File: constraint.sdc
create_clock -name core_clock -period 19.3 [get_ports {CLK}]
set_input_delay 3.8600 -clock core_clock [delete_from_list [all_inputs] [get_ports {CLK}]]
set_output_delay 3.8600 -clock core_clock [all_outputs]
set_load 0.01 [all_outputs]
File: config.mk
export PLATFORM = sky130hd
export DESIGN_NAME = sys_ref_core
export DESIGN_NICKNAME = sys_ref_core
export VERILOG_FILES = /design/flow/design.v
export SDC_FILE = /design/flow/constraint.sdc
export NUM_CORES = 4
export LEC_CHECK = 0
export ABC_AREA = 1
export CAP_MARGIN = 20
export CORE_MARGIN = 2
export CORE_UTILIZATION = 72
export CTS_CLUSTER_DIAMETER = 360
export CTS_CLUSTER_SIZE = 95
export PLACE_DENSITY = 0.36
export SLEW_MARGIN = 20
export TNS_END_PERCENT = 5
File: run.sh
#!/bin/bash
# the make line also repeats each setting of config.mk as NAME=value (left out here)
make -C /OpenROAD-flow-scripts/flow DESIGN_CONFIG=/design/flow/config.mk WORK_HOME=/design/flow/orfs CLKGATE_MAP_FILE= finish
File: design.v
module SYS_CTRL #( parameter ADDR_WIDTH = 4, DATA_WIDTH = 8) (
	input	wire							CLK,
	input	wire							RST,
	input	wire	[DATA_WIDTH-1:0]		UART_RX_DATA,   	 
	input	wire							UART_RX_Valid,		 
	input	wire							FIFO_FULL,
	output	reg		[DATA_WIDTH-1:0]		FIFO_WR_DATA,
	output	reg								FIFO_WR_INC,    
	input	wire	[DATA_WIDTH*2-1:0]		ALU_OUT,      
	input	wire							ALU_OUT_Valid, 
	output	reg								ALU_EN,  
	output	reg		[3:0]					ALU_FUN,     
	output	reg								CLKG_EN,    
	output	reg 							CLKDIV_EN,
	input	wire	[DATA_WIDTH-1:0]		Rd_Reg,       
	input	wire							Rd_Reg_Valid, 
	output	reg		[DATA_WIDTH-1:0]		Wr_Reg,   
	output	reg 	[ADDR_WIDTH-1:0]		Addr,  
	output	reg 							RdEn,  
	output	reg 							WrEn
	);
typedef enum bit [3:0] {
		IDLE        	= 4'b0000,
		RF_Wr_Addr 		= 4'b0001,
		RF_Wr_Data  	= 4'b0011,
		RF_Rd_Addr  	= 4'b0010,
		FIFO_WRITE_RF 	= 4'b0110,
		Operand_A   	= 4'b0111,
		Operand_B 		= 4'b0101,
		FUN_of_ALU  	= 4'b0100,
		ALU_Save_OUT    = 4'b1100,
		ALU_1st_Byte    = 4'b1101,
		ALU_2nd_Byte    = 4'b1111
} state;						
state 	current_state, next_state;
reg [ADDR_WIDTH-1:0] 	ADDR_REG; 
reg 					ADDR_REG_CHECK;   
reg [DATA_WIDTH*2-1:0]	ALU_OUT_REG;
reg 					ALU_OUT_REG_CHECK;   
always@(posedge CLK or negedge RST) 
 begin
	if (!RST) 
	 begin
	  current_state <= IDLE;		
	 end
	else 
	 begin
	  current_state <= next_state;
	 end
 end
always@(*)
 begin
 	next_state = IDLE;
 	WrEn        = 1'b0;
 	RdEn        = 1'b0;
 	CLKG_EN     = 1'b0;
 	CLKDIV_EN   = 1'b1;
 	ALU_EN      = 1'b0;
 	FIFO_WR_INC = 1'b0;
 	Addr          = 'b0;
 	Wr_Reg        = 'b0;
 	ALU_FUN       = 'b0;
 	FIFO_WR_DATA  = 'b0;
 	ALU_OUT_REG_CHECK = 1'b0;
 	ADDR_REG_CHECK    = 1'b0;
 	case (current_state)
 	 IDLE : begin
 	 		 if (UART_RX_Valid)
 	 		  begin
 	 		   case (UART_RX_DATA)
 	 		    'hAA : begin
 	 		  		    next_state = RF_Wr_Addr;
 	 		  		   end
 	 		    'hBB : begin
 	 		  		    next_state = RF_Rd_Addr; 
 	 		  		   end
 	 		    'hCC : begin
 	 		  		    next_state = Operand_A; 
 	 		  		   end
 	 		    'hDD : begin
 	 		  		    next_state = FUN_of_ALU; 
 	 		  		   end
 	 		  	default: begin
 	 		  			  next_state = IDLE;
 	 		  			 end
 	 		   endcase
 	 		  end
 	 		end
 	 RF_Wr_Addr : begin
 	 			   if (UART_RX_Valid)
 	 			    begin
 	 			     ADDR_REG_CHECK = 1'b1;
 	 			     next_state = RF_Wr_Data;
 	 			    end
 	 			   else
 	 			    begin
 	 			     ADDR_REG_CHECK = 1'b0;
 	 			     next_state = RF_Wr_Addr;
 	 			    end
 	 			  end
 	 RF_Wr_Data : begin
 	 			   if (UART_RX_Valid)
 	 			    begin
 	 			     WrEn = 1'b1;
 	 			     Addr = ADDR_REG;
 	 			     Wr_Reg = UART_RX_DATA;
 	 			     next_state = IDLE;	
 	 			    end
 	 			   else
 	 			    begin
 	 			     next_state = RF_Wr_Data;
 	 			    end
 	 			  end
 	 RF_Rd_Addr : begin
 	 			   if (UART_RX_Valid)
 	 			    begin
 	 			     RdEn = 1;
 	 			     Addr = UART_RX_DATA[ADDR_WIDTH-1:0];
 	 			     next_state = FIFO_WRITE_RF; 	 			     
 	 			    end
 	 			   else
 	 			    begin
 	 			     next_state = RF_Rd_Addr;
 	 			    end
 	 			  end
  	 FIFO_WRITE_RF : begin
 	 			   if (!FIFO_FULL)    
 	 			    begin
 	 			     FIFO_WR_DATA = Rd_Reg;
 	 			     FIFO_WR_INC = 1'b1;
 	 			     next_state = IDLE; 	 			     
 	 			    end
 	 			   else
 	 			    begin
 	 			     next_state = FIFO_WRITE_RF;
 	 			    end
 	 			  end
 	 Operand_A : begin
 	 			   if (UART_RX_Valid)
 	 			    begin
 	 			     WrEn = 1'b1;
 	 			     Addr = 'b0;
 	 			     Wr_Reg = UART_RX_DATA;
 	 			     next_state = Operand_B;	
 	 			    end
 	 			   else
 	 			    begin
 	 			     next_state = Operand_A;
 	 			    end
 	 			 end
 	 Operand_B : begin
 	 			   if (UART_RX_Valid)
 	 			    begin
 	 			     WrEn = 1'b1;
 	 			     Addr = 'b1;
 	 			     Wr_Reg = UART_RX_DATA;
 	 			     next_state = FUN_of_ALU;	
 	 			    end
 	 			   else
 	 			    begin
 	 			     next_state = Operand_B;
 	 			    end
 	 			 end
 	 FUN_of_ALU : begin
 	 			   CLKG_EN = 1'b1;
 	 			   if (UART_RX_Valid)
 	 			    begin
 	 			     ALU_EN = 1'b1;
 	 			     ALU_FUN = UART_RX_DATA[3:0];
 	 			     next_state = ALU_Save_OUT;
 	 			    end
 	 			   else
 	 			    begin
 	 			     next_state = FUN_of_ALU;
 	 			    end
 	 			 end
 	 ALU_Save_OUT : begin
	 	 			  CLKG_EN = 1'b1;
	 	 			  if (ALU_OUT_Valid)
	 	 			   begin
	 	 			    ALU_OUT_REG_CHECK = 1'b1;
	 	 			    next_state = ALU_1st_Byte;
	 	 			   end
	 	 			  else
	 	 			   begin
	 	 			   	ALU_OUT_REG_CHECK = 1'b0;
	 	 			    next_state = ALU_Save_OUT;
	 	 			   end
 	 			     end
 	 ALU_1st_Byte : begin
 	 				 CLKG_EN = 1'b1;
	 	 			 if (!FIFO_FULL)
	 	 			  begin
	 	 			   FIFO_WR_INC = 1'b1;
	 	 			   FIFO_WR_DATA = ALU_OUT_REG[DATA_WIDTH-1:0];
	 	 			   next_state = ALU_2nd_Byte;
	 	 			  end
	 	 			 else
	 	 			  begin
	 	 			   next_state = ALU_1st_Byte;
	 	 			  end
	 	 			end
 	 ALU_2nd_Byte : begin
 	 				 CLKG_EN = 1'b1;
	 	 			 if (!FIFO_FULL)
	 	 			  begin
	 	 			   FIFO_WR_INC = 1'b1;
	 	 			   FIFO_WR_DATA = ALU_OUT_REG[2*DATA_WIDTH-1:DATA_WIDTH];
	 	 			   next_state = IDLE;
	 	 			  end
	 	 			 else
	 	 			  begin
	 	 			   next_state = ALU_2nd_Byte;
	 	 			  end
	 	 			end
 	 default : begin
 	 			next_state = IDLE;
 	 		   end
 	endcase
 end
always@(posedge CLK or negedge RST)
 begin
 	if (!RST)
 	 begin
 	 	ADDR_REG <= 'b0;
 	 end
 	else if (ADDR_REG_CHECK)
 	 begin
 	 	ADDR_REG <= UART_RX_DATA[ADDR_WIDTH-1:0];
 	 end
 end
always@(posedge CLK or negedge RST)
 begin
 	if (!RST)
 	 begin
 	 	ALU_OUT_REG <= 'b0;
 	 end
 	else if (ALU_OUT_REG_CHECK)
 	 begin
 	 	ALU_OUT_REG <= ALU_OUT;
 	 end
 end
endmodule
module Register_File #( parameter ADDR_WIDTH = 4, DATA_WIDTH = 8, MEM_DEPTH = 16) (
	input	wire 	[DATA_WIDTH-1:0]		WrData,
	input	wire 	[ADDR_WIDTH-1:0]		Adresss,
	input 	wire 							WrEn,
	input	wire 							RdEn,
	input 	wire 							CLK,
	input 	wire 							RST,
	output 	reg 	[DATA_WIDTH-1:0]		RdData,
	output	reg 							RdData_Valid,
	output	wire 	[DATA_WIDTH-1:0]		REG0,
	output	wire 	[DATA_WIDTH-1:0]		REG1,
	output	wire 	[DATA_WIDTH-1:0]		REG2,
	output	wire 	[DATA_WIDTH-1:0]		REG3 
	);
reg [DATA_WIDTH-1:0] Memory [MEM_DEPTH-1:0];
integer i;
always@(posedge CLK or negedge RST)
 begin
 	if (!RST)
 	 begin
 	 	RdData <= 'b0;
 	 	RdData_Valid <= 1'b0;
 	 	for (i=0; i<MEM_DEPTH; i=i+1)
 	 	 begin
 	 	  if(i == 2)
 	 	  	Memory[i] <= 'b10000001;    
 	 	  else if (i == 3)
 	 	  	Memory[i] <= 'b00100000;      
 	 	  else
 	 	  	Memory[i] <= 'b0;
 	 	 end
 	 end
 	else
 	 begin
 	 	if (WrEn && !RdEn)
 	 	 begin
 	 	 	Memory[Adresss] <= WrData;
 	 	 end
 	 	else if (RdEn && !WrEn)
 	 	 begin
 	 	 	RdData <= Memory[Adresss];
 	 	 	RdData_Valid <= 1'b1;
 	 	 end
 	 	else
 	 	 begin
 	 	 	RdData_Valid <= 1'b0;
 	 	 end
 	 end
 end
assign REG0 = Memory[0];
assign REG1 = Memory[1];
assign REG2 = Memory[2];
assign REG3 = Memory[3];
 endmodule
module ALU_16B #( parameter OPER_WIDTH = 8, OUT_WIDTH = OPER_WIDTH*2) (
input		wire		[OPER_WIDTH-1:0]		A,
input		wire		[OPER_WIDTH-1:0]		B,
input		wire												EN,
input		wire		[3:0]								ALU_FUN,
input		wire												CLK,
input		wire												CLK_EN,    
input		wire												RST,
output	reg			[OUT_WIDTH-1:0]			ALU_OUT,
output	reg													OUT_VALID
	);
reg [OUT_WIDTH-1:0] ALU_OUT_Comb;
reg                 OUT_VALID_Comb;
always @(posedge CLK or negedge RST)
 begin
  if(!RST)
   begin
    ALU_OUT   <= 'b0;
    OUT_VALID <= 1'b0;	
   end
  else if (CLK_EN)
   begin  
    ALU_OUT   <= ALU_OUT_Comb;
    OUT_VALID <= OUT_VALID_Comb;
   end	
 end 
always@(*)
 begin
   OUT_VALID_Comb = 1'b0;
   ALU_OUT_Comb   = 'b0;
   if(EN)
    begin
     OUT_VALID_Comb = 1'b1;
		 case (ALU_FUN)
		 4'b0000 : begin
		 						ALU_OUT_Comb = A + B; 							 
		           end 
		4'b0001 : begin
		 						ALU_OUT_Comb = A - B;       				 
			      	end
		 4'b0010 : begin
								ALU_OUT_Comb = A * B;       				 
	   			  	 end
		 4'b0011 : begin
		 						ALU_OUT_Comb = (B == 8'b0) ? 16'b0 : A / B;       				 
		 	 	   		 end
		 4'b0100 : begin
								ALU_OUT_Comb = A & B;      				   
				   		 end
		 4'b0101 : begin
								ALU_OUT_Comb = A | B;       				 
			  	  	 end
		 4'b0110 : begin
								ALU_OUT_Comb = ~ (A & B);      			 
				   		 end
		 4'b0111 : begin
								ALU_OUT_Comb = ~ (A | B);      			 
			 	   		 end
		 4'b1000 : begin
								ALU_OUT_Comb = A ^ B;       				 
				   		 end
		 4'b1001 : begin
								ALU_OUT_Comb = ~(A ^ B);      			 
				   		 end
		 4'b1010 : begin
								if (A == B)             						 
								 begin
								  ALU_OUT_Comb = 'd1;
								 end
								else 
								 begin
								  ALU_OUT_Comb = 'd0;
								 end
				   		 end
		 4'b1011 : begin
								if (A > B)              						 
								 begin
								  ALU_OUT_Comb = 'd2;
								 end
								else
								 begin
								  ALU_OUT_Comb = 'd0;
								 end
				   		 end
		 4'b1100 : begin
						    if (A < B)              						 
							   begin
							    ALU_OUT_Comb = 'd3;
							   end
							  else
							   begin
							    ALU_OUT_Comb = 'd0;
							   end
				   	   end
		 4'b1101 : begin
						    ALU_OUT_Comb = A >> 1;      				 
						   end
		 4'b1110 : begin
								ALU_OUT_Comb = A << 1;     			 		 
						   end
		 default : begin
								ALU_OUT_Comb = 'b0;
							 end
		 endcase
		end
   else 
    begin
   	 OUT_VALID_Comb = 1'b0;
    end
 end
endmodule
module sys_ref_core #(parameter DATA_WIDTH = 8, ADDR_WIDTH = 4)
(
 input   wire                      CLK,
 input   wire                      RST,             
 input   wire  [DATA_WIDTH-1:0]    UART_RX_DATA,
 input   wire                      UART_RX_Valid,
 input   wire                      FIFO_FULL,
 output  wire  [DATA_WIDTH-1:0]    FIFO_WR_DATA,
 output  wire                      FIFO_WR_INC,
 output  wire  [DATA_WIDTH-1:0]    UART_Config,
 output  wire  [DATA_WIDTH-1:0]    Div_Ratio,
 output  wire                      CLKDIV_EN
);
wire                      WrEn;
wire                      RdEn;
wire  [ADDR_WIDTH-1:0]    Addr;
wire  [DATA_WIDTH-1:0]    Wr_Reg;
wire  [DATA_WIDTH-1:0]    Rd_Reg;
wire                      Rd_Reg_Valid;
wire  [DATA_WIDTH-1:0]    Operand_A;
wire  [DATA_WIDTH-1:0]    Operand_B;
wire  [3:0]               ALU_FUN;
wire                      ALU_EN;
wire                      CLKG_EN;
wire  [DATA_WIDTH*2-1:0]  ALU_OUT;
wire                      ALU_OUT_Valid;
SYS_CTRL U0_SYS_CTRL (
	.CLK(CLK),
	.RST(RST),
	.UART_RX_DATA(UART_RX_DATA),
	.UART_RX_Valid(UART_RX_Valid),
	.FIFO_FULL(FIFO_FULL),
	.FIFO_WR_DATA(FIFO_WR_DATA),
	.FIFO_WR_INC(FIFO_WR_INC),
	.ALU_OUT(ALU_OUT),
	.ALU_OUT_Valid(ALU_OUT_Valid),
	.ALU_EN(ALU_EN),
	.ALU_FUN(ALU_FUN),
	.CLKG_EN(CLKG_EN),
	.CLKDIV_EN(CLKDIV_EN),
	.Rd_Reg(Rd_Reg),
	.Rd_Reg_Valid(Rd_Reg_Valid),
	.Wr_Reg(Wr_Reg),
	.Addr(Addr),
	.RdEn(RdEn),
	.WrEn(WrEn)
	);
Register_File U0_Register_File (
	.WrData(Wr_Reg),
	.Adresss(Addr),
	.WrEn(WrEn),
	.RdEn(RdEn),
	.CLK(CLK),
	.RST(RST),
	.RdData(Rd_Reg),
	.RdData_Valid(Rd_Reg_Valid),
	.REG0(Operand_A),
	.REG1(Operand_B),
	.REG2(UART_Config),
	.REG3(Div_Ratio)
	);
ALU_16B U0_ALU_16B (
	.A(Operand_A),
	.B(Operand_B),
	.EN(ALU_EN),
	.ALU_FUN(ALU_FUN),
	.CLK(CLK),
	.CLK_EN(CLKG_EN),
	.RST(RST),
	.ALU_OUT(ALU_OUT),
	.OUT_VALID(ALU_OUT_Valid)
	);
endmodule
==> flow_summary.json, run 1 <==
{
  "ys_seq_frac": 0.274,
  "fp.dieH_um": 157,
  "synth_cells": 2341,
  "gp_congestion": 0.979,
  "fp-utilization": 0.740,
  "synth_area_leader_cell": "dfrtp_1",
  "ys_cells": 2341,
  "status": "did not finish",
  "dp_hpwl_mm": 43.2,
  "postPlaceCellArea_um2": 20100,
  "io_pins": 38,
  "cts_sinks": 184,
  "root_buffer": "clkbuf_16",
  "topCellsByArea": "dfrtp_1, nand2_1, ha_1, o21ai_0, inv_1",
  "die_x_um": 157,
  "synthDominantCellAreaShare": 0.267,
  "synth_area_um2": 16800,
  "cts_max_level": 4,
  "core_um2": 22800,
  "error": "[ERROR GRT-0116] Global routing finished with congestion. Check the congestion regions in the DRC Viewer.",
  "ys_sh_adder": 0.165,
  "ys_sh_aoi": 0.167,
  "yosysWarningCount": 4,
  "cts_max_path_buffers": 2,
  "synthFlopType": "dfrtp_1",
  "die_area_um2": 24600,
  "cts_inserted_buffers": 17,
  "rows": 55,
  "top_logic_kind": "simple AND/OR/NAND/NOR gates",
  "async_reset_ff_frac": 1.00,
  "ys_types": 70,
  "ys_sh_simple": 0.266,
  "yosys-stat-area_um2": 16800,
  "grt_usage": 0.870,
  "mux_area_frac": 0.00401,
  "syn_avg_cell_area_um2": 7.20,
  "stop_stage": "global routing",
  "synth-edff-count": 0,
  "grt_remaining_overflow": 319,
  "ys_top_cells_by_count": "nand2_1, inv_1, o21ai_0",
  "post-synth-top-count-cell": "nand2_1",
  "portBuffers": 36,
  "xor_share": 0.0317,
  "ys_seq_elements": 184
}
==> through the flow <==
step / setup TNS, ns / std cells / setup slack [ns] / utilization
4_1_cts: -7.82 / 3071 / -3.99 / 0.953
3_5_place_dp: -10.64 / 2966 / -4.99 / 0.882
3_3_place_gp: -4.30 / 2966 / -2.79 / 0.882
2_1_floorplan: -7.52 / 2348 / -3.97 / -
==> layer usage <==
layer,global-route usage,GRT overflow
met5,0.536,2
met4,0.910,107
met3,0.764,15
met2,0.999,182
met1,0.840,13
==> repair_timing <==
action	4_1_cts
cloned	1
resized	121
setup buffers	72
pin swaps	103
hold buffers	0
setup endpoints to repair	4
==> inputs of run 2 (changes only) <==
- CORE_UTILIZATION: 72 -> 66
- CTS_CLUSTER_DIAMETER: 360 -> 286
- CTS_CLUSTER_SIZE: 95 -> unset
- PLACE_DENSITY: 0.36 -> 0.6
- SETUP_SLACK_MARGIN: unset -> -1.52
- TNS_END_PERCENT: 5 -> 80
- clock period: 19.3 -> 20.3 ns (I/O delays scaled with it)
==> flow_summary.json, run 2 <==
{
  "dp_hpwl_mm": 38.9,
  "post-synth-top-count-cell": "nand2_1",
  "antenna_found_initial": 0,
  "nFillCells": 1299,
  "yosys-stat-area_um2": 16800,
  "gp_congestion": 0.979,
  "clk_pin_slew_ns": 0.08,
  "layout.nets": 2952,
  "regToRegEndpoint": "U0_ALU_16B.ALU_OUT[0]$_DFFE_PN0P_",
  "async_reset_ff_frac": 1.00,
  "ys_sh_simple": 0.266,
  "yosysWarningCount": 4,
  "cts_inserted_buffers": 17,
  "warning_count": 52,
  "grt_start_max_net_pins": 105,
  "rsz0062_at_grt": "true",
  "xor_share": 0.0317,
  "ys_cells": 2341,
  "seqCellArea_um2": 4610,
  "crit_type": "flip-flop to flip-flop",
  "hold_violations": 0,
  "cp-start-kind": "flip-flop",
  "hold_buffers": 0,
  "die_x_um": 164,
  "setup_viol": 3,
  "required_ns": 20.63,
  "cp_slowest_stage_delay_ns": 0.44,
  "vias_per_cell": 6.40,
  "hold_depth": 2,
  "worst_slew_pin_slew_ns": 1.11,
  "ys_sh_aoi": 0.167,
  "cts_max_level": 4,
  "cp_common_cell": "nand2_1",
  "drc_errors": 0,
  "timing.critical_path.depth": 192,
  "grt_usage": 0.430,
  "check-failures": "negative setup slack",
  "slew_violations": 0,
  "ys_seq_frac": 0.274,
  "min_from": "U0_SYS_CTRL.current_state[5]$_DFF_PN0_",
  "mux_area_frac": 0.00401,
  "ys_types": 70,
  "path_delay_family": "simple AND/OR/NAND/NOR gates",
  "ys_seq_elements": 184,
  "cp-endpoint": "U0_ALU_16B.ALU_OUT[0]$_DFFE_PN0P_",
  "hold_class": "flip-flop to flip-flop",
  "cts_sinks": 184,
  "synth_area_um2": 16800,
  "synth-edff-count": 0,
  "grt_remaining_overflow": 0,
  "r2r_slack_ns": -4.20,
  "ys_top_cells_by_count": "nand2_1, inv_1, o21ai_0",
  "clock_skew_ns": 0.0202,
  "synthFlopType": "dfrtp_1",
  "relSlewSlack": 0.242,
  "reg2reg_from": "U0_Register_File.Memory[1][0]$_DFFE_PN0P_",
  "grt_pass1_vias": 18500,
  "cap_violations": 0,
  "fin_crit_sh": 1.21,
  "grt_pass1_wl_mm": 91.3,
  "first_iter_violations": 2585,
  "slowest_stage": "dfrtp_2",
  "startpoint": "U0_Register_File.Memory[1][0]$_DFFE_PN0P_",
  "endpoint_kind": "flip-flop",
  "fp-utilization": 0.671,
  "critPathBufInv": 26,
  "tritoncts": "yes",
  "rows": 58,
  "vias": 19700,
  "drt_pre_antenna_iters": 11,
  "synth_area_leader_cell": "dfrtp_1",
  "clock.latency.late_pin_ns": 0.45,
  "wl_mm": 64.8,
  "top_logic_kind": "simple AND/OR/NAND/NOR gates",
  "synth_cells": 2341,
  "holdPathEnd": "U0_SYS_CTRL.current_state[5]$_DFF_PN0_",
  "diodes": 0,
  "core_um2": 25100,
  "fp.dieH_um": 164,
  "synthDominantCellAreaShare": 0.267,
  "cp_data_arrival_time_ns": 24.83,
  "topCellsByArea": "dfrtp_1, nand2_1, ha_1, o21ai_0, inv_1",
  "status": "failed layout checks",
  "ys_sh_adder": 0.165,
  "syn2layout_area_growth_pct": 30.3,
  "setup_ws_ns": -4.20,
  "cp_max_fo": 7,
  "die_area_um2": 26800,
  "syn_avg_cell_area_um2": 7.20,
  "io_pins": 38,
  "tns_ns": -8.29,
  "max_freq_mhz": 40.8,
  "portBuffers": 36,
  "wl_per_cell_um": 21.0,
  "root_buffer": "clkbuf_16",
  "postRouteAntennaNets": 0,
  "cts_max_path_buffers": 2,
  "finalCriticalPeriod_ns": 24.50,
  "reg2reg_depth": 192,
  "combGateArea_um2": 11600
}
run 2: cell type report:
type	instances	share of cell area
sequential	184	0.210
inverter	336	0.0597
tap	330	0.0188
clock inverter	14	0.00701
timing repair buffer	439	0.156
clock buffer	18	0.0195
multi-input combinational	1762	0.529
run 2: repair_timing:
| item | CTS | global route |
|---|---|---|
| endpoints found under the hold margin | 0 | 0 |
| endpoints found under the setup margin | 2 | 2 |
| resized | 68 | 64 |
| pin swaps | 72 | 75 |
| buffers inserted | 51 | 22 |
| cloned | 2 | 0 |
run 2: per-layer routing:
| layer | vias up | global-route usage | wire (um) |
|---|---|---|---|
| li1 | 8529 | - | - |
| met1 | 9102 | 0.517 | 22100 |
| met2 | 1589 | 0.712 | 29900 |
| met3 | 526 | 0.0944 | 7660 |
| met4 | 0 | 0.246 | 5120 |
| met5 | - | 0 | 0 |
run 2: through the flow:
stage                     area [um2]  setup WS, ns  hold slack, ns  std cells   util
after floorplan                17300         -2.88           0.445       2348      -
after global placement         20200         -1.70           0.462       2977  0.805
after detailed placement       20200         -2.93           0.469       2977  0.805
after CTS                      21500         -1.73           0.487       3060  0.855
after global routing           22000         -5.23           0.516       3083  0.875
final                          22000         -4.20           0.487       3083  0.875
==> inputs of run 3 (changes only) <==
- CORE_UTILIZATION: 66 -> 72
- CTS_CLUSTER_DIAMETER: 286 -> 360
- CTS_CLUSTER_SIZE: unset -> 95
- PLACE_DENSITY: 0.6 -> 0.36
- SETUP_SLACK_MARGIN: -1.52 -> unset
- TNS_END_PERCENT: 80 -> 5
- clock period: 20.3 -> 16.0 ns (I/O delays scaled with it)
==> flow_summary.json, run 3 <==
{
  "die_area_um2": 24600,
  "io_pins": 38,
  "synth_area_um2": 16800,
  "die_x_um": 157,
  "ys_types": 70,
  "status": "did not finish",
  "rows": 55,
  "core_um2": 22800,
  "fp-utilization": 0.740,
  "dp_hpwl_mm": 43.6,
  "ys_sh_aoi": 0.167,
  "top_logic_kind": "simple AND/OR/NAND/NOR gates",
  "pre_cts_ws_ns": -8.09,
  "synth_area_leader_cell": "dfrtp_1",
  "cts_sinks": 184,
  "post-synth-top-count-cell": "nand2_1",
  "cts_max_path_buffers": 2,
  "error": "[ERROR GRT-0116] Global routing finished with congestion. Check the congestion regions in the DRC Viewer.",
  "ys_seq_frac": 0.274,
  "hold_buffers": 0,
  "cts_max_level": 4,
  "portBuffers": 36,
  "grt_remaining_overflow": 801,
  "mux_area_frac": 0.00401,
  "stop_stage": "global routing",
  "postPlaceCellArea_um2": 20200,
  "synth_cells": 2341,
  "syn_avg_cell_area_um2": 7.20,
  "gp_congestion": 0.987,
  "grt_usage": 0.931,
  "dp.cells": 2978,
  "ys_cells": 2341,
  "ys_top_cells_by_count": "nand2_1, inv_1, o21ai_0",
  "root_buffer": "clkbuf_16",
  "ys_sh_adder": 0.165,
  "synthFlopType": "dfrtp_1",
  "synth-edff-count": 0,
  "ys_seq_elements": 184,
  "xor_share": 0.0317,
  "async_reset_ff_frac": 1.00,
  "synthDominantCellAreaShare": 0.267,
  "topCellsByArea": "dfrtp_1, nand2_1, ha_1, o21ai_0, inv_1",
  "cts_inserted_buffers": 17,
  "yosys-stat-area_um2": 16800,
  "ys_sh_simple": 0.266,
  "yosysWarningCount": 4,
  "fp.dieH_um": 157
}
run 3: per-layer routing:
| layer | overflow | GRT usage |
|---|---|---|
| met1 | 35 | 0.871 |
| met2 | 477 | 1.08 |
| met3 | 65 | 0.817 |
| met4 | 218 | 1.01 |
| met5 | 6 | 0.654 |
run 3: per-stage QoR:
step	hold slack (ns)	TNS [ns]
2_1_floorplan	0.445	-19.60
3_3_place_gp	0.466	-15.13
3_5_place_dp	0.474	-23.37
4_1_cts	0.492	-18.21
run 3: what timing repair did:
action | 4_1_cts
cloned | 1
setup endpoints to repair | 5
pin swaps | 98
buffers inserted | 89
resized | 157
==> inputs of run 4 (changes only) <==
- ABC_AREA: 1 -> 0
- CAP_MARGIN: 20 -> 5
- CELL_PAD_IN_SITES_GLOBAL_PLACEMENT: unset -> 0
- CORE_MARGIN: 2 -> 8
- CORE_UTILIZATION: 72 -> 22
- CTS_CLUSTER_DIAMETER: 360 -> 226
- CTS_CLUSTER_SIZE: 95 -> 63
- GPL_ROUTABILITY_DRIVEN: unset -> 0
- HOLD_SLACK_MARGIN: unset -> 0.29
- MAX_ROUTING_LAYER: unset -> met4
- MIN_ROUTING_LAYER: unset -> met2
- PLACE_DENSITY: 0.36 -> 0.35
- SETUP_SLACK_MARGIN: unset -> -1.91
- TNS_END_PERCENT: 5 -> 90
- clock period: 16.0 -> 41.4 ns (I/O delays scaled with it)
==> flow_summary.json, run 4 <==
{
  "tritoncts": "yes",
  "hold_depth": 2,
  "io_pins": 38,
  "syn_avg_cell_area_um2": 9.15,
  "fp-utilization": 0.223,
  "slew_violations": 0,
  "synth_cells": 1853,
  "vias_per_cell": 6.93,
  "tns_ns": 0,
  "warning_count": 45,
  "layout.nets": 2089,
  "cp_common_cell": "o21a_1",
  "antenna_found_initial": 1,
  "cap_violations": 0,
  "min_from": "U0_Register_File.RdData[7]$_DFFE_PN0P_",
  "cp_data_arrival_time_ns": 31.31,
  "top_logic_kind": "AND-OR/OR-AND gates",
  "yosysWarningCount": 4,
  "cp_slowest_stage_delay_ns": 0.80,
  "regToRegEndpoint": "U0_ALU_16B.ALU_OUT[0]$_DFFE_PN0P_",
  "cts_setup_buffers": 0,
  "cts_inserted_buffers": 17,
  "slowest_stage": "dfrtp_1",
  "status": "finished clean",
  "required_ns": 41.75,
  "hold_violations": 0,
  "cts_resized": 0,
  "path_delay_family": "AND-OR/OR-AND gates",
  "fin_cells": 2923,
  "timing.critical_path.depth": 124,
  "reg2reg_from": "U0_Register_File.Memory[1][0]$_DFFE_PN0P_",
  "synth_area_leader_cell": "dfrtp_1",
  "post-synth-top-count-cell": "dfrtp_1",
  "clk_pin_slew_ns": 0.07,
  "dp.cells": 2888,
  "first_iter_violations": 3019,
  "die_x_um": 294,
  "finalCriticalPeriod_ns": 30.96,
  "grt_usage": 0.238,
  "cts_max_path_buffers": 2,
  "reg2reg_depth": 124,
  "max_freq_mhz": 32.3,
  "drc_errors": 0,
  "critPathBufInv": 4,
  "ys_sh_adder": 0.165,
  "rsz0062_at_grt": "false",
  "synthFlopType": "dfrtp_1",
  "startpoint": "U0_Register_File.Memory[1][0]$_DFFE_PN0P_",
  "ys_cells": 1853,
  "cts_sinks": 184,
  "synth_area_um2": 17000,
  "fin_crit_sh": 0.748,
  "syn2layout_area_growth_pct": 13.5,
  "ys_seq_frac": 0.272,
  "wl_per_cell_um": 22.3,
  "root_buffer": "clkbuf_16",
  "ys_seq_elements": 184,
  "synth-edff-count": 0,
  "relSlewSlack": 0.255,
  "synthDominantCellAreaShare": 0.266,
  "cp_max_fo": 14,
  "setup_viol": 0,
  "vias": 20300,
  "grt_start_max_net_pins": 72,
  "grt_pass1_wl_mm": 97.9,
  "core_um2": 76100,
  "async_reset_ff_frac": 1.00,
  "die_area_um2": 86200,
  "clock_skew_ns": 0.0112,
  "cp-endpoint": "U0_ALU_16B.ALU_OUT[0]$_DFFE_PN0P_",
  "clock.latency.late_pin_ns": 0.48,
  "wl_mm": 65.3,
  "yosys-stat-area_um2": 17000,
  "endpoint_kind": "flip-flop",
  "xor_share": 0.0326,
  "crit_type": "flip-flop to flip-flop",
  "ys_types": 109,
  "postRouteAntennaNets": 0,
  "mux_area_frac": 0.112,
  "rows": 101,
  "r2r_slack_ns": 10.44,
  "topCellsByArea": "dfrtp_1, ha_1, mux2_2, fa_1, nand2_1",
  "worst_slew_pin_slew_ns": 1.11,
  "hold_class": "flip-flop to flip-flop",
  "ys_top_cells_by_count": "dfrtp_1, nand2_1, ha_1",
  "dp_hpwl_mm": 45.8,
  "ys_sh_aoi": 0.216,
  "holdPathEnd": "U0_Register_File.RdData[7]$_DFFE_PN0P_",
  "portBuffers": 36,
  "cts_max_level": 4,
  "ys_sh_simple": 0.155,
  "grt_pass1_vias": 22600,
  "hold_buffers": 0,
  "fp.dieH_um": 294,
  "grt_remaining_overflow": 0,
  "cp-start-kind": "flip-flop",
  "drt_pre_antenna_iters": 24
}
run 4: cell type report:
type,instances,area [um2]
sequential,184,4610
tap,1030,1290
fill,8286,56800
timing repair buffer,73,632
clock buffer,21,470
clock inverter,11,161
antenna,3,7.51
multi-input combinational,1493,11700
inverter,108,418
run 4: per-stage QoR:
step	utilization	hold slack (ns)	setup WS [ns]	cell area, um2
floorplan	-	0.446	14.90	17000
detailed placement	0.244	0.473	10.86	18600
finish	0.253	0.503	10.44	19200
global route	0.253	0.520	7.39	19200
global placement	0.244	0.472	11.59	18600
CTS	0.253	0.499	10.67	19200
run 4: routing by layer:
layer / wire length [um] / share of wire / track usage
met5: 0 / 0 / -
met4: 3960 / 0.061 / 0.0299
met3: 27000 / 0.41 / 0.314
met2: 34300 / 0.53 / 0.278
met1: 0 / 0 / -
==> inputs of run 5 (changes only) <==
- ABC_AREA: 0 -> unset
- CAP_MARGIN: 5 -> 20
- CELL_PAD_IN_SITES_GLOBAL_PLACEMENT: 0 -> unset
- CORE_MARGIN: 8 -> 2
- CORE_UTILIZATION: 22 -> 72
- CTS_CLUSTER_DIAMETER: 226 -> unset
- CTS_CLUSTER_SIZE: 63 -> unset
- GPL_ROUTABILITY_DRIVEN: 0 -> unset
- HOLD_SLACK_MARGIN: 0.29 -> unset
- MAX_ROUTING_LAYER: met4 -> unset
- MIN_ROUTING_LAYER: met2 -> unset
- PLACE_DENSITY: 0.35 -> 0.67
- SETUP_SLACK_MARGIN: -1.91 -> 5.0
- TNS_END_PERCENT: 90 -> 5
- clock period: 41.4 -> 17.5 ns (I/O delays scaled with it)
==> flow_summary.json, run 5 <==
{
  "core_um2": 23300,
  "ys_sh_aoi": 0.216,
  "dp_hpwl_mm": 42.8,
  "cts_max_path_buffers": 2,
  "xor_share": 0.0326,
  "top_logic_kind": "AND-OR/OR-AND gates",
  "grt_remaining_overflow": 12,
  "io_pins": 38,
  "stop_stage": "global routing",
  "yosys-stat-area_um2": 17000,
  "ys_sh_simple": 0.155,
  "cts_sinks": 184,
  "root_buffer": "clkbuf_16",
  "ys_cells": 1853,
  "synth-edff-count": 0,
  "dp.cells": 2483,
  "cts_max_level": 4,
  "yosysWarningCount": 4,
  "ys_sh_adder": 0.165,
  "gp_congestion": 1.00,
  "fp-utilization": 0.729,
  "synth_area_um2": 17000,
  "syn_avg_cell_area_um2": 9.15,
  "error": "[ERROR GRT-0232] Routing congestion too high. Check the congestion heatmap in the GUI.",
  "status": "did not finish",
  "cts_inserted_buffers": 17,
  "post-synth-top-count-cell": "dfrtp_1",
  "ys_seq_frac": 0.272,
  "ys_types": 109,
  "topCellsByArea": "dfrtp_1, ha_1, mux2_2, fa_1, nand2_1",
  "async_reset_ff_frac": 1.00,
  "synthDominantCellAreaShare": 0.266,
  "rows": 56,
  "hold_buffers": 0,
  "die_area_um2": 24800,
  "ys_seq_elements": 184,
  "grt_usage": 0.755,
  "die_x_um": 157,
  "mux_area_frac": 0.112,
  "fp.dieH_um": 157,
  "synth_area_leader_cell": "dfrtp_1",
  "synthFlopType": "dfrtp_1",
  "ys_top_cells_by_count": "dfrtp_1, nand2_1, ha_1",
  "portBuffers": 36,
  "synth_cells": 1853
}
-- run 5: what timing repair did --
action | 4_1_cts
setup endpoints to repair | 6
pin swaps | 57
gates resized | 66
setup buffers | 42
-- run 5: layer usage --
layer,GRT overflow,global-route usage
met1,0,0.754
met3,0,0.590
met5,0,0.253
met4,6,0.772
met2,6,0.923
-- run 5: per-stage QoR --
step	area (um2)	utilization	hold slack (ns)	setup WS, ns
global placement	20200	0.870	0.463	-5.55
CTS	21600	0.927	0.514	-6.03
floorplan	17300	-	0.446	-6.99
detailed placement	20300	0.871	0.480	-6.78
==> inputs of run 6 (changes only) <==
- CELL_PAD_IN_SITES_DETAIL_PLACEMENT: unset -> 2
- CELL_PAD_IN_SITES_GLOBAL_PLACEMENT: unset -> 1
- CORE_MARGIN: 2 -> 8
- CORE_UTILIZATION: 72 -> 24
- CTS_CLUSTER_SIZE: unset -> 61
- PLACE_DENSITY: 0.67 -> 0.77
- SETUP_SLACK_MARGIN: 5.0 -> -1.14
- SLEW_MARGIN: 20 -> 25
- TNS_END_PERCENT: 5 -> unset
- clock period: 17.5 -> 19.9 ns (I/O delays scaled with it)
==> flow_summary.json, run 6 <==
{
  "drc_errors": 0,
  "vias": 21500,
  "fp-utilization": 0.242,
  "cp-start-kind": "flip-flop",
  "grt_usage": 0.281,
  "met3_usage": 0.0887,
  "core_um2": 70000,
  "grt_use_met1": 0.265,
  "grt_remaining_overflow": 0,
  "ys_sh_aoi": 0.216,
  "cts_sinks": 184,
  "hold_class": "flip-flop to flip-flop",
  "grtUsageMet2": 0.476,
  "setup_ws_ns": -7.57,
  "worst_slew_pin_slew_ns": 1.41,
  "synthDominantCellAreaShare": 0.266,
  "tritoncts": "yes",
  "required_ns": 20.26,
  "synthFlopType": "dfrtp_1",
  "grt_pass1_wl_mm": 166,
  "dp.cells": 3120,
  "ys_seq_frac": 0.272,
  "portBuffers": 36,
  "regToRegEndpoint": "U0_ALU_16B.ALU_OUT[0]$_DFFE_PN0P_",
  "r2r_slack_ns": -7.57,
  "postRouteAntennaNets": 0,
  "cts_inserted_buffers": 17,
  "syn2layout_area_growth_pct": 41.7,
  "synth_area_um2": 17000,
  "hold_violations": 0,
  "slowest_stage": "or4b_4",
  "setup_viol": 4,
  "yosys-stat-area_um2": 17000,
  "cp-endpoint": "U0_ALU_16B.ALU_OUT[0]$_DFFE_PN0P_",
  "antenna_found_initial": 17,
  "layout.nets": 2580,
  "gp_congestion": 0.932,
  "cts_max_level": 4,
  "grt_pass1_vias": 23500,
  "timing.critical_path.depth": 132,
  "ys_types": 109,
  "clk_pin_slew_ns": 0.10,
  "wl_mm": 128,
  "rsz0062_at_grt": "true",
  "cts_max_path_buffers": 2,
  "drt_pre_antenna_iters": 6,
  "warning_count": 52,
  "status": "failed layout checks",
  "fin_area_um2": 24000,
  "root_buffer": "clkbuf_16",
  "clock.latency.late_pin_ns": 0.47,
  "finalCriticalPeriod_ns": 27.47,
  "relSlewSlack": 0.0576,
  "dp_hpwl_mm": 63.8,
  "reg2reg_depth": 132,
  "first_iter_violations": 2592,
  "mux_area_frac": 0.112,
  "die_x_um": 282,
  "async_reset_ff_frac": 1.00,
  "fin_crit_sh": 1.38,
  "cap_violations": 0,
  "die_area_um2": 79400,
  "rows": 97,
  "clock_skew_ns": 0.0323,
  "wl_per_cell_um": 38.3,
  "ys_top_cells_by_count": "dfrtp_1, nand2_1, ha_1",
  "busiest_layer": "met2",
  "check-failures": "negative setup slack",
  "critPathBufInv": 16,
  "endpoint_kind": "flip-flop",
  "crit_type": "flip-flop to flip-flop",
  "synth-edff-count": 0,
  "ys_cells": 1853,
  "cp_data_arrival_time_ns": 27.82,
  "synth_area_leader_cell": "dfrtp_1",
  "fp.dieH_um": 282,
  "pre_cts_ws_ns": -6.47,
  "synth_cells": 1853,
  "ys_sh_adder": 0.165,
  "min_from": "U0_Register_File.Memory[10][4]$_DFFE_PN0P_",
  "startpoint": "U0_Register_File.Memory[1][0]$_DFFE_PN0P_",
  "cp_common_cell": "o21a_1",
  "io_pins": 38,
  "fin_cells": 3331,
  "grt_start_max_net_pins": 113,
  "xor_share": 0.0326,
  "syn_avg_cell_area_um2": 9.15,
  "cp_slowest_stage_delay_ns": 0.51,
  "ys_seq_elements": 184,
  "slew_violations": 0,
  "path_delay_family": "AND-OR/OR-AND gates",
  "cp_max_fo": 10,
  "post-synth-top-count-cell": "dfrtp_1",
  "holdPathEnd": "U0_Register_File.Memory[10][4]$_DFFE_PN0P_",
  "max_freq_mhz": 36.4,
  "vias_per_cell": 6.46,
  "ys_sh_simple": 0.155,
  "topCellsByArea": "dfrtp_1, ha_1, mux2_2, fa_1, nand2_1",
  "postPlaceCellArea_um2": 21200,
  "hold_depth": 1,
  "top_logic_kind": "AND-OR/OR-AND gates",
  "yosysWarningCount": 4,
  "reg2reg_from": "U0_Register_File.Memory[1][0]$_DFFE_PN0P_"
}
## run 6: through the flow
| step | TNS [ns] | hold WS (ns) | utilization |
|---|---|---|---|
| final | -17.88 | 0.516 | 0.343 |
| after floorplan | -7.67 | 0.446 | - |
| after global routing | -19.67 | 0.539 | 0.343 |
| after CTS | -8.67 | 0.514 | 0.334 |
| after global placement | -5.31 | 0.467 | 0.303 |
| after detailed placement | -13.20 | 0.488 | 0.303 |
## run 6: repair_timing
item / in CTS / in global routing
setup endpoints to repair: 3 / 4
setup buffers: 139 / 29
gates resized: 102 / 51
pin swaps: 83 / 42
hold buffers: 0 / 0
## run 6: layer usage
| metal | part of all wire | vias up | wire, um |
|---|---|---|---|
| met4 | 0.13 | 12 | 16200 |
| met2 | 0.45 | 1969 | 57300 |
| li1 | - | 7862 | - |
| met5 | 0.00071 | - | 90 |
| met1 | 0.32 | 10500 | 40500 |
| met3 | 0.11 | 1161 | 13500 |
## run 6: final cells by class
cell class	count	area [um2]
diodes	10	25.0
clock buffers	19	433
clock inverters	13	163
fillers	7608	46000
inverters	108	437
multi-input cells	1493	12800
flip-flops and latches	184	4610
well taps	940	1180
repair buffers	564	4360
==> inputs of run 7 (changes only) <==
- CELL_PAD_IN_SITES_DETAIL_PLACEMENT: 2 -> unset
- CELL_PAD_IN_SITES_GLOBAL_PLACEMENT: 1 -> unset
- CORE_MARGIN: 8 -> 2
- CORE_UTILIZATION: 24 -> 72
- CTS_CLUSTER_DIAMETER: unset -> 32
- CTS_CLUSTER_SIZE: 61 -> unset
- PLACE_DENSITY: 0.77 -> 0.67
- SETUP_SLACK_MARGIN: -1.14 -> 4.58
- SLEW_MARGIN: 25 -> 20
- TNS_END_PERCENT: unset -> 5
- clock period: 19.9 -> 25.4 ns (I/O delays scaled with it)
==> flow_summary.json, run 7 <==
{
  "r2r_slack_ns": 0.70,
  "slew_violations": 0,
  "first_iter_violations": 2312,
  "diodes": 0,
  "required_ns": 25.73,
  "synth_cells": 1853,
  "async_reset_ff_frac": 1.00,
  "rsz0062_at_grt": "true",
  "drc_errors": 0,
  "core_um2": 23300,
  "cts_sinks": 184,
  "synth-edff-count": 0,
  "combGateArea_um2": 12400,
  "yosys-stat-area_um2": 17000,
  "grt_remaining_overflow": 0,
  "hold_class": "flip-flop to flip-flop",
  "grt_pass1_wl_mm": 90.4,
  "cp-start-kind": "flip-flop",
  "vias": 17300,
  "postPlaceCellArea_um2": 18100,
  "ys_sh_aoi": 0.216,
  "startpoint": "U0_Register_File.Memory[1][0]$_DFFE_PN0P_",
  "rows": 56,
  "dp.cells": 2195,
  "clock.latency.late_pin_ns": 0.45,
  "synth_area_um2": 17000,
  "path_delay_family": "AND-OR/OR-AND gates",
  "cp_max_fo": 6,
  "yosysWarningCount": 4,
  "ys_seq_frac": 0.272,
  "grt_use_met1": 0.525,
  "root_buffer": "clkbuf_16",
  "ys_sh_simple": 0.155,
  "cp_data_arrival_time_ns": 25.03,
  "relSlewSlack": 0.303,
  "grt_pass1_vias": 17200,
  "die_x_um": 157,
  "ys_cells": 1853,
  "max_freq_mhz": 40.5,
  "grt_start_max_net_pins": 105,
  "fp.dieH_um": 157,
  "regToRegEndpoint": "U0_ALU_16B.ALU_OUT[0]$_DFFE_PN0P_",
  "antenna_found_initial": 0,
  "ys_types": 109,
  "ys_sh_adder": 0.165,
  "portBuffers": 36,
  "clock_skew_ns": 0.00985,
  "hold_depth": 2,
  "setup_viol": 0,
  "cp_slowest_stage_delay_ns": 0.58,
  "seqCellArea_um2": 4610,
  "hold_buffers": 0,
  "holdPathEnd": "U0_ALU_16B.ALU_OUT[8]$_DFFE_PN0P_",
  "top_logic_kind": "AND-OR/OR-AND gates",
  "wl_per_cell_um": 25.9,
  "endpoint_kind": "flip-flop",
  "cap_violations": 0,
  "gp_congestion": 1.02,
  "cts_inserted_buffers": 17,
  "layout.nets": 2229,
  "cts_max_path_buffers": 2,
  "warning_count": 52,
  "hold_violations": 0,
  "nFillCells": 1215,
  "busiest_layer": "met2",
  "worst_slew_pin_slew_ns": 1.04,
  "ys_top_cells_by_count": "dfrtp_1, nand2_1, ha_1",
  "drt_pre_antenna_iters": 8,
  "fin_cells": 2349,
  "dp_hpwl_mm": 37.5,
  "min_from": "U0_ALU_16B.ALU_OUT[8]$_DFFE_PN0P_",
  "finalCriticalPeriod_ns": 24.70,
  "timing.critical_path.depth": 129,
  "die_area_um2": 24800,
  "cp-endpoint": "U0_ALU_16B.ALU_OUT[0]$_DFFE_PN0P_",
  "ys_seq_elements": 184,
  "reg2reg_from": "U0_Register_File.Memory[1][0]$_DFFE_PN0P_",
  "synth_area_leader_cell": "dfrtp_1",
  "vias_per_cell": 7.37,
  "tritoncts": "yes",
  "status": "finished clean",
  "xor_share": 0.0326,
  "io_pins": 38,
  "met3_usage": 0.128,
  "synthDominantCellAreaShare": 0.266,
  "cts_max_level": 4,
  "syn2layout_area_growth_pct": 18.9,
  "mux_area_frac": 0.112,
  "postRouteAntennaNets": 0,
  "wl_mm": 60.8,
  "slowest_stage": "or4_1",
  "cp_common_cell": "o21a_1",
  "crit_type": "flip-flop to flip-flop",
  "synthFlopType": "dfrtp_1",
  "critPathBufInv": 8,
  "fp-utilization": 0.729,
  "post-synth-top-count-cell": "dfrtp_1",
  "topCellsByArea": "dfrtp_1, ha_1, mux2_2, fa_1, nand2_1",
  "clk_pin_slew_ns": 0.08,
  "syn_avg_cell_area_um2": 9.15,
  "grt_usage": 0.473,
  "fin_crit_sh": 0.973,
  "fin_area_um2": 20200,
  "grtUsageMet2": 0.763,
  "reg2reg_depth": 129
}
-- run 7: metal layers --
metal,vias up,wire (um)
li1,7183,-
met1,8153,20100
met2,1408,27600
met3,564,6930
met4,0,6170
met5,-,0
-- run 7: final cells by class --
class,count,share of cell area
clock buffers,18,0.0213
clock inverters,14,0.00881
inverters,108,0.0212
multi-input cells,1493,0.617
flip-flops and latches,184,0.229
well taps,319,0.0198
repair buffers,213,0.0837
-- run 7: what timing repair did --
| action | CTS | global route |
|---|---|---|
| endpoints found under the setup margin | 3 | 3 |
| buffers inserted | 91 | 31 |
| endpoints found under the hold margin | 0 | 0 |
| pin swaps | 76 | 55 |
| gates resized | 66 | 34 |
-- run 7: metrics by stage --
step,hold slack (ns),util,TNS (ns),setup slack [ns]
finish,0.488,0.867,0,0.697
global route,0.527,0.867,-0.276,-0.276
CTS,0.490,0.849,0,1.77
detailed placement,0.472,0.778,-0.762,-0.762
global placement,0.464,0.778,0,0.0460
floorplan,0.446,-,0,0.911
==> inputs of run 8 (changes only) <==
- ABC_AREA: unset -> 1
- CORE_UTILIZATION: 72 -> 65
- CTS_CLUSTER_DIAMETER: 32 -> unset
- CTS_CLUSTER_SIZE: unset -> 38
- PLACE_DENSITY: 0.67 -> 0.6
- SETUP_SLACK_MARGIN: 4.58 -> -1.43
- TNS_END_PERCENT: 5 -> unset
- clock period: 25.4 -> 17.0 ns (I/O delays scaled with it)
==> flow_summary.json, run 8 <==
{
  "ys_sh_aoi": 0.167,
  "status": "did not finish",
  "grt_usage": 0.644,
  "syn_avg_cell_area_um2": 7.20,
  "xor_share": 0.0317,
  "hold_buffers": 0,
  "die_area_um2": 27200,
  "root_buffer": "clkbuf_16",
  "gp_congestion": 1.02,
  "top_logic_kind": "simple AND/OR/NAND/NOR gates",
  "synth-edff-count": 0,
  "error": "[ERROR GRT-0116] Global routing finished with congestion. Check the congestion regions in the DRC Viewer.",
  "die_x_um": 165,
  "cts_inserted_buffers": 17,
  "ys_types": 70,
  "ys_top_cells_by_count": "nand2_1, inv_1, o21ai_0",
  "cts_max_path_buffers": 2,
  "stop_stage": "global routing",
  "cts_sinks": 184,
  "mux_area_frac": 0.00401,
  "synth_area_leader_cell": "dfrtp_1",
  "ys_seq_frac": 0.274,
  "fp-utilization": 0.665,
  "synth_area_um2": 16800,
  "yosys-stat-area_um2": 16800,
  "synthDominantCellAreaShare": 0.267,
  "core_um2": 25300,
  "topCellsByArea": "dfrtp_1, nand2_1, ha_1, o21ai_0, inv_1",
  "synthFlopType": "dfrtp_1",
  "cts_max_level": 4,
  "portBuffers": 36,
  "io_pins": 38,
  "ys_sh_adder": 0.165,
  "dp.cells": 3001,
  "ys_sh_simple": 0.266,
  "yosysWarningCount": 4,
  "synth_cells": 2341,
  "fp.dieH_um": 165,
  "dp_hpwl_mm": 39.6,
  "async_reset_ff_frac": 1.00,
  "rows": 58,
  "post-synth-top-count-cell": "nand2_1",
  "ys_seq_elements": 184,
  "ys_cells": 2341,
  "grt_remaining_overflow": 7
}
## run 8: per-stage QoR
stage	area, um2	setup TNS [ns]	setup WS (ns)	hold WS, ns
after CTS	22900	-10.99	-4.89	0.488
after detailed placement	20400	-16.17	-6.42	0.469
after global placement	20400	-11.42	-5.05	0.461
after floorplan	17300	-15.37	-6.18	0.445
## run 8: per-layer routing
metal	overflow	track usage
met5	0	0.205
met3	0	0.436
met1	0	0.646
met4	2	0.596
met2	5	0.865
## run 8: repair_timing
item,CTS
endpoints found under the setup margin,3
resized,137
gates cloned,3
buffers inserted,176
pin swaps,121
==> inputs of run 9 (changes only) <==
- ABC_AREA: 1 -> 0
- CAP_MARGIN: 20 -> 5
- CELL_PAD_IN_SITES_GLOBAL_PLACEMENT: unset -> 2
- CORE_MARGIN: 2 -> 8
- CORE_UTILIZATION: 65 -> 22
- CTS_CLUSTER_DIAMETER: unset -> 279
- CTS_CLUSTER_SIZE: 38 -> 45
- GPL_ROUTABILITY_DRIVEN: unset -> 0
- HOLD_SLACK_MARGIN: unset -> 0.29
- MAX_ROUTING_LAYER: unset -> met4
- MIN_ROUTING_LAYER: unset -> met2
- PLACE_DENSITY: 0.6 -> 0.35
- SETUP_SLACK_MARGIN: -1.43 -> -1.91
- TNS_END_PERCENT: unset -> 90
- clock period: 17.0 -> 41.4 ns (I/O delays scaled with it)
==> flow_summary.json, run 9 <==
{
  "synth-edff-count": 0,
  "dp.cells": 2894,
  "vias": 20500,
  "whs_ns": 0.503,
  "wl_mm": 76.6,
  "tns_ns": 0,
  "grt_start_max_net_pins": 68,
  "io_pins": 38,
  "path_delay_family": "AND-OR/OR-AND gates",
  "ys_types": 109,
  "tritoncts": "yes",
  "cp_data_arrival_time_ns": 31.50,
  "grt_pass1_wl_mm": 110,
  "clock.latency.late_pin_ns": 0.48,
  "drt_pre_antenna_iters": 8,
  "clock_skew_ns": 0.0145,
  "cap_violations": 0,
  "reg2reg_from": "U0_Register_File.Memory[1][0]$_DFFE_PN0P_",
  "core_um2": 76100,
  "worst_slew_pin_slew_ns": 1.08,
  "rsz0062_at_grt": "false",
  "yosysWarningCount": 4,
  "clk_pin_slew_ns": 0.09,
  "synthFlopType": "dfrtp_1",
  "min_from": "U0_ALU_16B.OUT_VALID$_DFFE_PN0P_",
  "reg2reg_depth": 126,
  "required_ns": 41.76,
  "cts_resized": 0,
  "ys_sh_simple": 0.155,
  "seqCellArea_um2": 4610,
  "ys_cells": 1853,
  "fp-utilization": 0.223,
  "wl_per_cell_um": 26.1,
  "cp-endpoint": "U0_ALU_16B.ALU_OUT[0]$_DFFE_PN0P_",
  "ys_sh_adder": 0.165,
  "cts_max_level": 4,
  "xor_share": 0.0326,
  "cp_max_fo": 14,
  "cp_common_cell": "o21a_1",
  "ys_seq_elements": 184,
  "grt_usage": 0.276,
  "post-synth-top-count-cell": "dfrtp_1",
  "rows": 101,
  "ys_sh_aoi": 0.216,
  "syn_avg_cell_area_um2": 9.15,
  "fin_cells": 2940,
  "vias_per_cell": 6.97,
  "top_logic_kind": "AND-OR/OR-AND gates",
  "portBuffers": 36,
  "grt_remaining_overflow": 0,
  "cts_setup_buffers": 0,
  "startpoint": "U0_Register_File.Memory[1][0]$_DFFE_PN0P_",
  "holdPathEnd": "U0_SYS_CTRL.current_state[2]$_DFF_PN0_",
  "antenna_found_initial": 2,
  "die_x_um": 294,
  "slew_violations": 0,
  "topCellsByArea": "dfrtp_1, ha_1, mux2_2, fa_1, nand2_1",
  "hold_class": "flip-flop to flip-flop",
  "root_buffer": "clkbuf_16",
  "async_reset_ff_frac": 1.00,
  "cts_inserted_buffers": 17,
  "synth_area_um2": 17000,
  "cts_sinks": 184,
  "synth_cells": 1853,
  "yosys-stat-area_um2": 17000,
  "die_area_um2": 86200,
  "crit_type": "flip-flop to flip-flop",
  "synth_area_leader_cell": "dfrtp_1",
  "ys_top_cells_by_count": "dfrtp_1, nand2_1, ha_1",
  "synthDominantCellAreaShare": 0.266,
  "slowest_stage": "o31ai_2",
  "fin_crit_sh": 0.752,
  "hold_violations": 0,
  "setup_viol": 0,
  "timing.critical_path.depth": 126,
  "grt_pass1_vias": 23000,
  "first_iter_violations": 2366,
  "max_freq_mhz": 32.1,
  "nFillCells": 8313,
  "critPathBufInv": 5,
  "r2r_slack_ns": 10.26,
  "cp-start-kind": "flip-flop",
  "regToRegEndpoint": "U0_ALU_16B.ALU_OUT[0]$_DFFE_PN0P_",
  "fp.dieH_um": 294,
  "hold_buffers": 0,
  "endpoint_kind": "flip-flop",
  "cts_max_path_buffers": 2,
  "hold_depth": 1,
  "cp_slowest_stage_delay_ns": 0.78,
  "postRouteAntennaNets": 0,
  "status": "finished clean",
  "combGateArea_um2": 11700,
  "warning_count": 47,
  "layout.nets": 2096,
  "finalCriticalPeriod_ns": 31.14,
  "dp_hpwl_mm": 54.5,
  "drc_errors": 0,
  "mux_area_frac": 0.112,
  "relSlewSlack": 0.281,
  "ys_seq_frac": 0.272,
  "syn2layout_area_growth_pct": 14.2
}
-- run 9: area by class of cell --
type	count	share of cell area
sequential	184	0.238
clock inverter	15	0.0109
clock buffer	17	0.0220
tap	1030	0.0666
antenna	13	0.00168
inverter	108	0.0216
multi-input combinational	1493	0.604
timing repair buffer	80	0.0355
-- run 9: layer usage --
metal,GRT usage,up-vias,share of wire
met5,-,-,0
met4,0.0244,0,0.045
met3,0.368,323,0.42
met2,0.325,6175,0.53
met1,-,7159,0
li1,-,6840,-
-- run 9: through the flow --
step / utilization / area (um2) / setup slack [ns]
after floorplan: - / 17000 / 14.90
after global placement: 0.245 / 18600 / 11.42
after detailed placement: 0.245 / 18600 / 10.74
after CTS: 0.253 / 19300 / 10.56
after global routing: 0.254 / 19300 / 7.16
final: 0.254 / 19400 / 10.26
==> inputs of run 10 (changes only) <==
- ABC_AREA: 0 -> unset
- CAP_MARGIN: 5 -> 20
- CELL_PAD_IN_SITES_DETAIL_PLACEMENT: unset -> 1
- CELL_PAD_IN_SITES_GLOBAL_PLACEMENT: 2 -> 3
- CORE_MARGIN: 8 -> 9
- CORE_UTILIZATION: 22 -> 30
- CTS_CLUSTER_DIAMETER: 279 -> unset
- CTS_CLUSTER_SIZE: 45 -> 37
- GPL_ROUTABILITY_DRIVEN: 0 -> unset
- HOLD_SLACK_MARGIN: 0.29 -> unset
- MAX_ROUTING_LAYER: met4 -> met5
- MIN_ROUTING_LAYER: met2 -> unset
- PLACE_DENSITY: 0.35 -> unset
- SETUP_SLACK_MARGIN: -1.91 -> unset
- TNS_END_PERCENT: 90 -> unset
- clock period: 41.4 -> 21.1 ns (I/O delays scaled with it)
==> flow_summary.json, run 10 <==
{
  "grt_remaining_overflow": 0,
  "yosysWarningCount": 4,
  "cp_slowest_stage_delay_ns": 0.50,
  "layout.nets": 2537,
  "worst_slew_pin_slew_ns": 1.04,
  "whs_ns": 0.493,
  "mux_area_frac": 0.112,
  "hold_class": "flip-flop to flip-flop",
  "ys_sh_simple": 0.155,
  "first_iter_violations": 759,
  "core_um2": 55500,
  "fin_crit_sh": 1.14,
  "rsz0062_at_grt": "true",
  "startpoint": "U0_Register_File.Memory[1][0]$_DFFE_PN0P_",
  "slowest_stage": "or4b_4",
  "hold_depth": 2,
  "portBuffers": 36,
  "setup_viol": 2,
  "xor_share": 0.0326,
  "grt_pass1_wl_mm": 108,
  "cap_violations": 0,
  "post-synth-top-count-cell": "dfrtp_1",
  "critPathBufInv": 26,
  "holdPathEnd": "U0_ALU_16B.ALU_OUT[8]$_DFFE_PN0P_",
  "vias": 16400,
  "drt_pre_antenna_iters": 4,
  "min_from": "U0_ALU_16B.ALU_OUT[8]$_DFFE_PN0P_",
  "nFillCells": 6434,
  "ys_top_cells_by_count": "dfrtp_1, nand2_1, ha_1",
  "drc_errors": 0,
  "synth-edff-count": 0,
  "ys_seq_frac": 0.272,
  "grt_start_max_net_pins": 116,
  "timing.critical_path.depth": 131,
  "pre_cts_ws_ns": -3.29,
  "cp-endpoint": "U0_ALU_16B.ALU_OUT[0]$_DFFE_PN0P_",
  "cts_max_level": 4,
  "antenna_found_initial": 5,
  "path_delay_family": "AND-OR/OR-AND gates",
  "grt_usage": 0.211,
  "fp-utilization": 0.305,
  "synthDominantCellAreaShare": 0.266,
  "ys_sh_adder": 0.165,
  "finalCriticalPeriod_ns": 23.95,
  "r2r_slack_ns": -2.85,
  "check-failures": "negative setup slack",
  "synthFlopType": "dfrtp_1",
  "cts_max_path_buffers": 2,
  "fin_cells": 3089,
  "relSlewSlack": 0.306,
  "dp.cells": 2927,
  "ys_cells": 1853,
  "wl_mm": 71.0,
  "required_ns": 21.45,
  "clock_skew_ns": 0.0159,
  "grt_pass1_vias": 17600,
  "clk_pin_slew_ns": 0.09,
  "warning_count": 53,
  "syn2layout_area_growth_pct": 36.8,
  "reg2reg_depth": 131,
  "rows": 86,
  "ys_sh_aoi": 0.216,
  "gp_congestion": 0.839,
  "tritoncts": "yes",
  "crit_type": "flip-flop to flip-flop",
  "endpoint_kind": "flip-flop",
  "fp.dieH_um": 256,
  "cts_sinks": 184,
  "yosys-stat-area_um2": 17000,
  "top_logic_kind": "AND-OR/OR-AND gates",
  "vias_per_cell": 5.30,
  "hold_violations": 0,
  "cp_common_cell": "buf_4",
  "setup_ws_ns": -2.85,
  "syn_avg_cell_area_um2": 9.15,
  "cts_inserted_buffers": 17,
  "cp_max_fo": 7,
  "hold_buffers": 0,
  "slew_violations": 0,
  "die_x_um": 256,
  "ys_types": 109,
  "die_area_um2": 65400,
  "synth_area_leader_cell": "dfrtp_1",
  "finish.utilization": 0.418,
  "root_buffer": "clkbuf_16",
  "wl_per_cell_um": 23.0,
  "regToRegEndpoint": "U0_ALU_16B.ALU_OUT[0]$_DFFE_PN0P_",
  "cp_data_arrival_time_ns": 24.31,
  "synth_cells": 1853,
  "postRouteAntennaNets": 0,
  "status": "failed layout checks",
  "topCellsByArea": "dfrtp_1, ha_1, mux2_2, fa_1, nand2_1",
  "reg2reg_from": "U0_Register_File.Memory[1][0]$_DFFE_PN0P_",
  "max_freq_mhz": 41.7,
  "synth_area_um2": 17000,
  "dp_hpwl_mm": 52.5,
  "clock.latency.late_pin_ns": 0.47,
  "cp-start-kind": "flip-flop",
  "io_pins": 38,
  "async_reset_ff_frac": 1.00,
  "ys_seq_elements": 184
}
run 10: cell type report:
| cell class | count | area [um2] | share of cell area |
|---|---|---|---|
| diodes | 3 | 7.51 | 0.000324 |
| clock buffers | 17 | 425 | 0.0183 |
| clock inverters | 15 | 236 | 0.0102 |
| inverters | 108 | 433 | 0.0187 |
| multi-input cells | 1493 | 12500 | 0.539 |
| flip-flops and latches | 184 | 4610 | 0.199 |
| well taps | 748 | 936 | 0.0404 |
| repair buffers | 521 | 4030 | 0.174 |
run 10: per-stage QoR:
step / TNS (ns) / area, um2
2_1_floorplan: -4.69 / 17400
3_5_place_dp: -5.00 / 21000
3_3_place_gp: -3.48 / 21000
4_1_cts: -3.59 / 22700
6_report: -4.30 / 23200
5_1_grt: -6.96 / 23200
run 10: repair_timing:
action	in CTS	in global routing
gates resized	54	50
pin swaps	57	102
gates cloned	0	0
buffers inserted	93	35
setup endpoints to repair	2	3
run 10: layer usage:
layer,part of all wire,global-route usage
met5,0.00038,0
met3,0.025,0.0254
met1,0.45,0.266
met4,0.018,0.0548
met2,0.51,0.377
